## run A
Design sys_ref_core, start of the top module:
module sys_ref_core #(parameter DATA_WIDTH = 8, ADDR_WIDTH = 4)
(
 input   wire                      CLK,
 input   wire                      RST,             
 input   wire  [DATA_WIDTH-1:0]    UART_RX_DATA,
 input   wire                      UART_RX_Valid,
 input   wire                      FIFO_FULL,
 output  wire  [DATA_WIDTH-1:0]    FIFO_WR_DATA,
 output  wire                      FIFO_WR_INC,
 output  wire  [DATA_WIDTH-1:0]    UART_Config,
 output  wire  [DATA_WIDTH-1:0]    Div_Ratio,
 output  wire                      CLKDIV_EN
);
Settings: LEC_CHECK=0, ABC_AREA=1, CAP_MARGIN=20, CORE_ASPECT_RATIO=0.5, CORE_MARGIN=2, CORE_UTILIZATION=72, CTS_CLUSTER_DIAMETER=360, CTS_CLUSTER_SIZE=95, HOLD_SLACK_MARGIN=0.28, PLACE_DENSITY=0.36, SETUP_SLACK_MARGIN=-1.01, SLEW_MARGIN=20, TNS_END_PERCENT=5; clock period 18.5 ns.
run.sh (not shown) runs the stock make flow with config.mk's settings and CLKGATE_MAP_FILE=.
What ended run A was a tool error in global routing; the run never finished.
Modified inputs, run B compared to run A
- a change of SETUP_SLACK_MARGIN from -1.01 to -1.96
- a deleted CORE_ASPECT_RATIO that had been 0.5
- a deleted CTS_CLUSTER_DIAMETER that had been 360
- a deleted CTS_CLUSTER_SIZE that had been 95
- a deleted TNS_END_PERCENT that had been 5
- a deleted HOLD_SLACK_MARGIN that had been 0.28
- a change of PLACE_DENSITY from 0.36 to 0.67
- a deleted ABC_AREA that had been 1
- a change of the clock period (ns, I/O delays scaled along) from 18.5 to 20.8
--- outcome ---
Status: run B FAILED at clock tree synthesis (tool error)
Run B has synthesized cell count below what run A had.
Comparing run A and run B, the higher AND-OR/OR-AND share of the synthesized area is on run B.
Run B ended up with a higher worst setup slack after placement than run A did.
[run B] yosys synthesis chip area rose 100 um^2 relative to run A
Inputs modified between run B and run C:
- removing SETUP_SLACK_MARGIN (formerly -1.96)
- changing the clock period (ns, I/O delays scaled along) from 20.8 to 25.4
==> comparison <==
- Diff run B -> run C: compound-gate portion of the synthesized area level, post-synthesis mux area share level, HPWL reported at the end of detailed placement moved down.
- Among run B and run C, the run that stopped before the end is run B, and it is the only one.
- Run B never completed; the flow aborted with a tool error in clock tree synthesis.
Inputs modified between run C and run D:
- PLACE_DENSITY: 0.67 -> unset
- CORE_UTILIZATION: 72 -> 65
- the clock period (ns, I/O delays scaled along): 25.4 -> 15.8
--- outcome ---
No crash in run D: every stage finished, but the layout fails its final checks due to negative setup slack.
Going from run C to run D, the post-synthesis to final-layout area growth was found to have gone up by 20 points.
Measured against each other, run C and run D differ in internal power, the higher figure coming from run D.
Relative to run C, critical path buffer and inverter count has increased by 8 in run D.
Max share of the cycle needed by the critical path after routing across run C and run D: run D
Taking run C over run D, the first-pass GRT wire length ratio works out to 0.853.
Looking only at design area, and setting everything else aside, the higher value of run C and run D goes to run D.
Cell count along the critical path, run C and run D, higher one = run D.

Starting RTL as in the previous note.
## sys_ref_core
module sys_ref_core #(parameter DATA_WIDTH = 8, ADDR_WIDTH = 4)
(
 input   wire                      CLK,
 input   wire                      RST,             
 input   wire  [DATA_WIDTH-1:0]    UART_RX_DATA,
 input   wire                      UART_RX_Valid,
 input   wire                      FIFO_FULL,
 output  wire  [DATA_WIDTH-1:0]    FIFO_WR_DATA,
 output  wire                      FIFO_WR_INC,
 output  wire  [DATA_WIDTH-1:0]    UART_Config,
 output  wire  [DATA_WIDTH-1:0]    Div_Ratio,
 output  wire                      CLKDIV_EN
);
Settings: LEC_CHECK=0, CAP_MARGIN=20, CORE_MARGIN=2, CORE_UTILIZATION=65, PLACE_DENSITY=0.6, SETUP_SLACK_MARGIN=-1.43, SLEW_MARGIN=20; clock period 21.8 ns.
The starting point ran to the end with violations: negative setup slack.
Then changed:
- CORE_UTILIZATION: 65 -> 58
- SETUP_SLACK_MARGIN: -1.43 -> default
- clock period: 21.8 -> 15.5 ns (I/O delays scaled with it)
After rerunning: The changed run completed and failed the layout checks on negative setup slack. First-iteration DRC count drops by 33%. Fmax climbs by 1.9%. Hold slack degrades by 0.024 ns. Cell area rises by 0.41%. Clock-buffer cell count went up by 5. Sequential power goes up by 39%.
Then changed:
- CORE_UTILIZATION: 58 -> 65
- CTS_CLUSTER_SIZE: default -> 42
- HOLD_SLACK_MARGIN: default -> 0.28
The changed run ran to the end with violations: negative setup slack.
Design area goes up by 1.4%.
Clock skew barely changes.
First-iteration DRC count rises by about 44%.
Area after synthesis stays the same.
Worst setup slack is worse by 0.61 ns.
Then changed:
- CORE_UTILIZATION: 65 -> 16
- CTS_CLUSTER_SIZE: 42 -> default
- HOLD_SLACK_MARGIN: 0.28 -> default
- clock period: 15.5 -> 28.4 ns (I/O delays scaled with it)
Effect:
- This time the run completed with no timing, DRC or antenna violations
- count of clock-buffer cells in the layout is higher by 3
- non-clock buffer count shrinks by 391
- clock power fell by 48%
- via count goes down by 18%
Then changed:
- CORE_UTILIZATION: 16 -> 63
- PLACE_DENSITY: 0.6 -> default
- clock period: 28.4 -> 15.8 ns (I/O delays scaled with it)
The changed run ran to the end with violations: negative setup slack. Wire length rises by 33%. Cell area rises by 18%. Final cell count falls by 16%. Total power rises by 100%. Clock power rises by 86%. Via count rises by 31%. First-iteration DRC count rises by 100%.
Power and IR drop assume default switching activity.
